Setup of run 1:
## mips
module mips(
	input        	clk, reset,
	output	[31:0]	pc,
	input 	[31:0]	instr,
	output			memwrite,
	output	[31:0]	aluout, writedata,
	input 	[31:0]	readdata,
	input	[ 4:0]	dispSel,
	output	[31:0]	dispDat );
Size in the first run: ~1100 flip-flops, ~200 I/O pins, ~98000 µm² of cells after synthesis.
==> flow/config.mk <==
export PLATFORM = sky130hd
export DESIGN_NAME = mips
export DESIGN_NICKNAME = mips
export VERILOG_FILES = /design/flow/design.v
export SDC_FILE = /design/flow/constraint.sdc
export NUM_CORES = 4
export LEC_CHECK = 0
export ABC_AREA = 0
export CAP_MARGIN = 15
export CELL_PAD_IN_SITES_DETAIL_PLACEMENT = 1
export CELL_PAD_IN_SITES_GLOBAL_PLACEMENT = 2
export CORE_ASPECT_RATIO = 0.79
export CORE_MARGIN = 6
export CORE_UTILIZATION = 62
export CTS_CLUSTER_DIAMETER = 307
export CTS_CLUSTER_SIZE = 33
export GPL_ROUTABILITY_DRIVEN = 1
export GPL_TIMING_DRIVEN = 1
export MIN_ROUTING_LAYER = met2
export PLACE_DENSITY = 0.36
export SETUP_SLACK_MARGIN = 3.08
export SLEW_MARGIN = 20
==> flow/constraint.sdc <==
create_clock -name core_clock -period 11.9 [get_ports {clk}]
set_input_delay 2.3800 -clock core_clock [delete_from_list [all_inputs] [get_ports {clk}]]
set_output_delay 2.3800 -clock core_clock [all_outputs]
set_load 0.01 [all_outputs]
run.sh (not shown) runs the stock make flow with config.mk's settings and CLKGATE_MAP_FILE=.
Run 1: aborted in global routing (tool error)
Edits applied to the flow inputs when going from run 1 to run 2:
# run 1
export LEC_CHECK = 0
export ABC_AREA = 0
export CAP_MARGIN = 15
export CELL_PAD_IN_SITES_DETAIL_PLACEMENT = 1
export CELL_PAD_IN_SITES_GLOBAL_PLACEMENT = 2
export CORE_ASPECT_RATIO = 0.79
export CORE_MARGIN = 6
export CORE_UTILIZATION = 62
export CTS_CLUSTER_DIAMETER = 307
export CTS_CLUSTER_SIZE = 33
export GPL_ROUTABILITY_DRIVEN = 1
export GPL_TIMING_DRIVEN = 1
export MIN_ROUTING_LAYER = met2
export PLACE_DENSITY = 0.36
export SETUP_SLACK_MARGIN = 3.08
export SLEW_MARGIN = 20
create_clock -name core_clock -period 11.9 [get_ports {clk}]
# run 2
export LEC_CHECK = 0
export CAP_MARGIN = 20
export CORE_MARGIN = 2
export CORE_UTILIZATION = 58
export SLEW_MARGIN = 20
export TNS_END_PERCENT = 5
create_clock -name core_clock -period 9.73 [get_ports {clk}]
==> results <==
global routing: run 1 exited with error. Run 2 finished every stage; the final checks, however, were not passed, the failures being setup timing. From run 1 to run 2, number of buffers between clock root and the deepest sink did not move at all. Relative to run 1, the half-perimeter wire length after detailed placement of run 2 is lower by 18%. | total placed instance area | run 2 vs run 1 | about 4% higher |.
Here is what was changed in the inputs of run 3 compared with run 2.
# run 2
export LEC_CHECK = 0
export CAP_MARGIN = 20
export CORE_MARGIN = 2
export CORE_UTILIZATION = 58
export SLEW_MARGIN = 20
export TNS_END_PERCENT = 5
create_clock -name core_clock -period 9.73 [get_ports {clk}]
# run 3
export LEC_CHECK = 0
export CAP_MARGIN = 5
export CORE_MARGIN = 2
export CORE_UTILIZATION = 66
export SETUP_SLACK_MARGIN = 2.32
export SLEW_MARGIN = 20
export TNS_END_PERCENT = 5
create_clock -name core_clock -period 8.84 [get_ports {clk}]
--- outcome ---
Run 3 did not finish; the tool stopped in global routing with error GRT-0232. Per the comparison of run 3 with run 2, area of the core region dropped 12%; row count decreased by 10 relative to the old numbers; post-CTS setup-driven buffer insertion count increased by 23 relative to the old numbers; maximum buffer depth of the clock tree did not really move; pre-placement core utilization rose by 8.2 points. Area reported by Yosys stat: run 2 vs run 3 identical.
--- input diff run 3..run 4 ---
# run 3
export LEC_CHECK = 0
export CAP_MARGIN = 5
export CORE_MARGIN = 2
export CORE_UTILIZATION = 66
export SETUP_SLACK_MARGIN = 2.32
export SLEW_MARGIN = 20
export TNS_END_PERCENT = 5
create_clock -name core_clock -period 8.84 [get_ports {clk}]
# run 4
export LEC_CHECK = 0
export CAP_MARGIN = 20
export CORE_MARGIN = 2
export CORE_UTILIZATION = 58
export SLEW_MARGIN = 20
export TNS_END_PERCENT = 5
create_clock -name core_clock -period 10.3 [get_ports {clk}]
### Flow results
The number of placed cells counting well taps of run 4 is higher than that of run 3. Number of instances resized during post-cts repair (run 4 vs. run 3) decreases by more than half. Diff run 3..run 4 | cell count after synthesis | unchanged. Run 4 finished all stages; layout check result: FAIL, due to setup timing. Compared with run 3, half-perimeter wire length after detailed placement in run 4 increased slightly.
Modified inputs, run 5 compared to run 4
# run 4
export LEC_CHECK = 0
export CAP_MARGIN = 20
export CORE_MARGIN = 2
export CORE_UTILIZATION = 58
export SLEW_MARGIN = 20
export TNS_END_PERCENT = 5
create_clock -name core_clock -period 10.3 [get_ports {clk}]
# run 5
export LEC_CHECK = 0
export CAP_MARGIN = 20
export CORE_MARGIN = 2
export CORE_UTILIZATION = 40
export SLEW_MARGIN = 20
create_clock -name core_clock -period 12.0 [get_ports {clk}]
[summary]
Across run 4 and run 5, a clean result was obtained everywhere but in run 4. Run 4 -> stages 100% | layout checks FAIL | setup timing. When run 5 is measured against run 4, its critical path buffer and inverter count turns out 2 lower. After detailed routing, run 4 needs more wire than run 5. Run 5 vs run 4 — path length in cells of the critical path dropped by more than a quarter. Measured against run 5, the clock-buffer cell count of run 4 comes out at 1.11 times the reference value. Run 5 against run 4; pin count of the biggest net entering global routing is down by more than a quarter. Run 5 vs. run 4: overall global routing resource usage went down by 16 points.

mips again, from the RTL that the note above started with.
Settings: LEC_CHECK=0, ABC_AREA=1, CAP_MARGIN=35, CELL_PAD_IN_SITES_DETAIL_PLACEMENT=2, CELL_PAD_IN_SITES_GLOBAL_PLACEMENT=2, CORE_ASPECT_RATIO=1.51, CORE_MARGIN=10, CORE_UTILIZATION=71, CTS_CLUSTER_DIAMETER=83, CTS_CLUSTER_SIZE=25, GPL_TIMING_DRIVEN=0, MAX_ROUTING_LAYER=met4, MIN_ROUTING_LAYER=met1, PLACE_DENSITY_LB_ADDON=0.1, SLEW_MARGIN=40, TNS_END_PERCENT=15; clock period 12.0 ns.
The first run aborted during global placement without I/O.
==> next run, changes <==
ABC_AREA = not set   (was 1)
CORE_ASPECT_RATIO = not set   (was 1.51)
CORE_MARGIN = 2   (was 10)
CORE_UTILIZATION = 20   (was 71)
CTS_CLUSTER_DIAMETER = not set   (was 83)
CTS_CLUSTER_SIZE = not set   (was 25)
MAX_ROUTING_LAYER = not set   (was met4)
PLACE_DENSITY_LB_ADDON = not set   (was 0.1)
SLEW_MARGIN = 20   (was 40)
This time the run completed and failed the layout checks on negative setup slack; die size rose to 3.1 times its value; area after synthesis fell by 4.9%; synthesized cell count fell by 37%.
==> next run, changes <==
CAP_MARGIN = 5   (was 35)
CELL_PAD_IN_SITES_DETAIL_PLACEMENT = not set   (was 2)
CELL_PAD_IN_SITES_GLOBAL_PLACEMENT = not set   (was 2)
CORE_UTILIZATION = 63   (was 20)
GPL_TIMING_DRIVEN = not set   (was 0)
MIN_ROUTING_LAYER = not set   (was met1)
SETUP_SLACK_MARGIN = -0.21   (was not set)
TNS_END_PERCENT = not set   (was 15)
clock period = 8.84 ns   (was 12.0 ns; I/O delays follow)
With this change the flow did not get past global routing (GRT-0232).
Synthesized area does not change.
Die area falls by 68%.
Synthesized cell count is unchanged.
==> next run, changes <==
CAP_MARGIN = 20   (was 5)
CELL_PAD_IN_SITES_DETAIL_PLACEMENT = 2   (was not set)
CELL_PAD_IN_SITES_GLOBAL_PLACEMENT = 2   (was not set)
CORE_UTILIZATION = 20   (was 63)
SETUP_SLACK_MARGIN = not set   (was -0.21)
clock period = 12.0 ns   (was 8.84 ns; I/O delays follow)
This time the run finished clean.
Area after synthesis is unchanged.
Die size went up to 3.1 times its value.
Synthesized cell count stays the same.
==> next run, changes <==
CELL_PAD_IN_SITES_DETAIL_PLACEMENT = not set   (was 2)
CELL_PAD_IN_SITES_GLOBAL_PLACEMENT = not set   (was 2)
CORE_UTILIZATION = 66   (was 20)
CTS_CLUSTER_SIZE = 47   (was not set)
clock period = 6.4 ns   (was 12.0 ns; I/O delays follow)
Outcome: The changed run never finished: it broke off in global routing on GRT-0232. Synthesized area stays the same. Synthesized cell count does not change. Die area goes down by about 70%.

## oak
The RTL this note starts from:
==> flow/design.v <==
module maindec(
	input	[ 5:0]	op,
	output			memtoreg, memwrite, branch, alusrc, regdst, regwrite, jump,
	output	[ 1:0]	aluop,
	output			mulORreg, pcORreg, hilo, dstOR31, jr, wehi, welo,
	input [5:0] funct);
	reg 	[ 15:0]	controls;
	assign {regwrite, regdst, alusrc, branch, memwrite, memtoreg, jump, aluop, 
				mulORreg, pcORreg, hilo, dstOR31, jr, wehi, welo} = controls;
	always @(*)
		case(op)
			6'b000000: begin
						  case(funct)
								6'b011001: controls <= 16'b0000000000000011;  
								6'b010010: controls <= 16'b1100000001010000;  
								6'b010000: controls <= 16'b1100000001000000;  
								6'b001000: controls <= 16'b0000000000000100;  
								default:	controls <=   16'b1100000100000000;    
						  endcase
						  end
			6'b100011: controls <= 16'b1010010000000000;  
			6'b101011: controls <= 16'b0010100000000000;  
			6'b000100: controls <= 16'b0001000010000000;  
			6'b001000: controls <= 16'b1010000000000000;  
			6'b000010: controls <= 16'b0000001000000000;  
			6'b000011: controls <= 16'b1000001000101000;  
			default:   controls <= 16'bxxxxxxxxxxxxxxxx;  
		endcase
endmodule
module aludec(
	input		[5:0]	funct,
	input		[1:0]	aluop,
	output reg	[2:0]	alucontrol );
	always @(*)
		case(aluop)
			2'b00: alucontrol <= 3'b010;   
			2'b01: alucontrol <= 3'b110;   
			default: case(funct)           
				6'b100000: alucontrol <= 3'b010;  
				6'b100010: alucontrol <= 3'b110;  
				6'b100100: alucontrol <= 3'b000;  
				6'b100101: alucontrol <= 3'b001;  
				6'b101010: alucontrol <= 3'b111;  
				default:   alucontrol <= 3'bxxx;  
			endcase
		endcase
endmodule
module alu(
	input		[31:0]	a, b, 
	input		[ 2:0]	alucont, 
	output reg	[31:0]	result,
	output			zero );
	wire	[31:0]	b2, sum, slt;
	assign b2 = alucont[2] ? ~b:b; 
	assign sum = a + b2 + alucont[2];
	assign slt = sum[31];
	always@(*)
		case(alucont[1:0])
			2'b00: result <= a & b;
			2'b01: result <= a | b;
			2'b10: result <= sum;
			2'b11: result <= slt;
		endcase
	assign zero = (result == 32'b0);
endmodule
module multiplier(
   input [31:0] a, b,
	output [63:0] c);
	assign c = a * b;
endmodule
module adder(
	input	[31:0]	a, b,
	output	[31:0]	y );
	assign y = a + b;
endmodule
module sl2(
	input	[31:0]	a,
	output	[31:0]	y );
	assign y = {a[29:0], 2'b00};
endmodule
module signext(
	input	[15:0]	a,
	output	[31:0]	y );
	assign y = {{16{a[15]}}, a};
endmodule
module Dreg(
   input clk, reset, we,
	input [31:0] d,
	output reg [31:0] q
);
	always@(posedge clk, posedge reset)
		if(reset) q <= 32'b0;
		else 
				if(we) q <= d;
				else q <= q;
endmodule
module flopr #(parameter WIDTH = 8) (
	input					clk, reset,
	input		[WIDTH-1:0]	d, 
	output reg	[WIDTH-1:0]	q);
	always @(posedge clk, posedge reset)
		if (reset) q <= 0;
		else       q <= d;
endmodule
module mux2 #(parameter WIDTH = 8) (
	input	[WIDTH-1:0]	d0, d1, 
	input				s, 
	output	[WIDTH-1:0]	y );
	assign y = s ? d1 : d0; 
endmodule
module regfile(	
	input			clk, 
	input			we3, 
	input 	[ 4:0]	ra1, ra2, wa3, 
	input	[31:0] 	wd3, 
	output 	[31:0] 	rd1, rd2,
	input	[ 4:0] 	ra4,
	output 	[31:0] 	rd4);
	reg		[31:0]	rf[31:0];
    always @(posedge clk)
        if (we3)
			if (~ wa3[4])
				rf[{0,wa3[3:0]}] <= wd3;
			else
				rf[{1,wa3[3:0]}] <= wd3;
	assign rd1 = (ra1 != 0) ? rf[ra1[4:0]] : 0;
	assign rd2 = (ra2 != 0) ? rf[ra2[4:0]] : 0;
	assign rd4 = (ra4 != 0) ? rf[ra4[4:0]] : 0;
endmodule
module controller(
	input	[5:0]	op, funct,
	input			zero,
	output			memtoreg, memwrite, pcsrc, alusrc, regdst, regwrite, jump,
	output	[2:0]	alucontrol,
	output			mulORreg, pcORreg, hilo, dstOR31, jr, wehi, welo);
	wire	[1:0]	aluop;
	wire			branch;
	maindec	md(op, memtoreg, memwrite, branch, alusrc, regdst, regwrite, jump, aluop,
					mulORreg, pcORreg, hilo, dstOR31, jr, wehi, welo, funct);
	aludec	ad(funct, aluop, alucontrol);
	assign pcsrc = branch & zero;
endmodule
module datapath(
	input			clk, reset, memtoreg, pcsrc, alusrc, regdst, regwrite, jump,
	input	[2:0]	alucontrol,
	output			zero,
	output	[31:0]	pc,
	input	[31:0]	instr,
	output	[31:0]	aluout, writedata,
	input	[31:0]	readdata,
	input	[ 4:0]	dispSel,
	output	[31:0]	dispDat,
	input mulORreg, pcORreg, hilo, dstOR31, jr, wehi, welo);
	wire [4:0]  writereg, writereg_result;
	wire [31:0] pcnext, pcnextbr, pcplus4, pcbranch, signimm, signimmsh, srca, srcb, memtoreg_result;
	wire[63:0] product;
	wire [31:0] outHi, outLo, outHiLo, mulORreg_result, pcORreg_result, jrmux_result;
	flopr #(32) pcreg(clk, reset, jrmux_result, pc);
	adder       pcadd1(pc, 32'b100, pcplus4);
	sl2         immsh(signimm, signimmsh);
	adder       pcadd2(pcplus4, signimmsh, pcbranch);
	mux2 #(32)  pcbrmux(pcplus4, pcbranch, pcsrc, pcnextbr);
	mux2 #(32)  pcmux(pcnextbr, {pcplus4[31:28], instr[25:0], 2'b00}, jump, pcnext);
	mux2 #(32)  JRmux(pcnext, srca, jr, jrmux_result);
	regfile		rf(clk, regwrite, instr[25:21], instr[20:16], writereg, pcORreg_result, srca, writedata, dispSel, dispDat);
	mux2 #(5)	wrmux(instr[20:16], instr[15:11], regdst, writereg_result);
	mux2 #(5)	dst31Mux(writereg_result, 5'd31, dstOR31, writereg);
	mux2 #(32)	resmux(aluout, readdata, memtoreg, memtoreg_result);
	mux2 #(32) mulregMux(memtoreg_result, outHiLo, mulORreg, mulORreg_result);
	mux2 #(32) PCregMux(mulORreg_result, pcplus4, pcORreg, pcORreg_result);
	signext		se(instr[15:0], signimm);
	mux2 #(32)	srcbmux(writedata, signimm, alusrc, srcb);
	alu			alu(srca, srcb, alucontrol, aluout, zero);
	multiplier mul(srca, srcb, product);
	Dreg dhi(clk, reset, wehi, product[63:32], outHi);
	Dreg dlo(clk, reset, welo, product[31:0], outLo);
	mux2 #(32) HiLomux(outHi, outLo, hilo, outHiLo);
endmodule
module mips(
	input        	clk, reset,
	output	[31:0]	pc,
	input 	[31:0]	instr,
	output			memwrite,
	output	[31:0]	aluout, writedata,
	input 	[31:0]	readdata,
	input	[ 4:0]	dispSel,
	output	[31:0]	dispDat );
	wire 			memtoreg, pcsrc, zero, alusrc, regdst, regwrite, jump;
	wire	[2:0] 	alucontrol;
	wire			mulORreg, pcORreg, hilo, dstOR31, jr, wehi, welo;
	controller c(instr[31:26], instr[5:0], zero,
				memtoreg, memwrite, pcsrc,
				alusrc, regdst, regwrite, jump,
				alucontrol,
				mulORreg, pcORreg, hilo, dstOR31, jr, wehi, welo);
	datapath dp(clk, reset, memtoreg, pcsrc,
				alusrc, regdst, regwrite, jump,
				alucontrol, zero, pc, instr, aluout, 
				writedata, readdata, dispSel, dispDat,
				mulORreg, pcORreg, hilo, dstOR31, jr, wehi, welo);
endmodule
clock: 9.77 ns
lec_check: 0
cap_margin: 0
core_aspect_ratio: 0.94
core_margin: 2
core_utilization: 72
cts_cluster_diameter: 262
cts_cluster_size: 58
place_density_lb_addon: 0.01
setup_slack_margin: 2.79
slew_margin: 20
tns_end_percent: 5
oak: aborted in global routing (tool error)
The inputs of pine differ from those of oak as listed below.
- PLACE_DENSITY: unset -> 0.64
- PLACE_DENSITY_LB_ADDON: 0.01 -> unset
- CORE_ASPECT_RATIO: 0.94 -> unset
- SETUP_SLACK_MARGIN: 2.79 -> 1.78
- TNS_END_PERCENT: 5 -> unset
- CTS_CLUSTER_DIAMETER: 262 -> unset
- CTS_CLUSTER_SIZE: 58 -> 47
- CAP_MARGIN: 0 -> 20
- the clock period (ns, I/O delays scaled along): 9.77 -> 6.4
## What came out
- Of the runs oak and pine, none of them finished clean.
- pine never completed; the flow aborted with a tool error in detailed placement.
- Status(oak) = ERROR, stage = global routing
- Horizontal die size in pine is 3.0% below oak.
- In terms of floorplan core density, pine and oak differ only marginally.
- Adder and majority gate portion of the synthesized area essentially unchanged between pine and oak.
- Diff oak -> pine: area fraction in mux cells barely changed; chip area line of the yosys report barely changed; floorplan core area barely changed.
Inputs modified between pine and birch:
- putting ABC_AREA at 1 where nothing was set
- swapping 72 for 70 in CORE_UTILIZATION
- swapping 0.64 for 0.66 in PLACE_DENSITY
- swapping 1.78 for 2.32 in SETUP_SLACK_MARGIN
- clearing CTS_CLUSTER_SIZE, which used to be 47
- swapping 6.4 for 8.84 in the clock period (ns, I/O delays scaled along)
Findings:
- birch: it failed during global routing, and the tool reported GRT-0232.
- Multiplexer fraction of the synthesized cell area: pine and birch compared, higher one is pine
- Between pine and birch, the flow reports number of cell rows increasing by a few percent.
- Measured against pine, the synthesized area of birch comes out at 1.05 times the reference value.
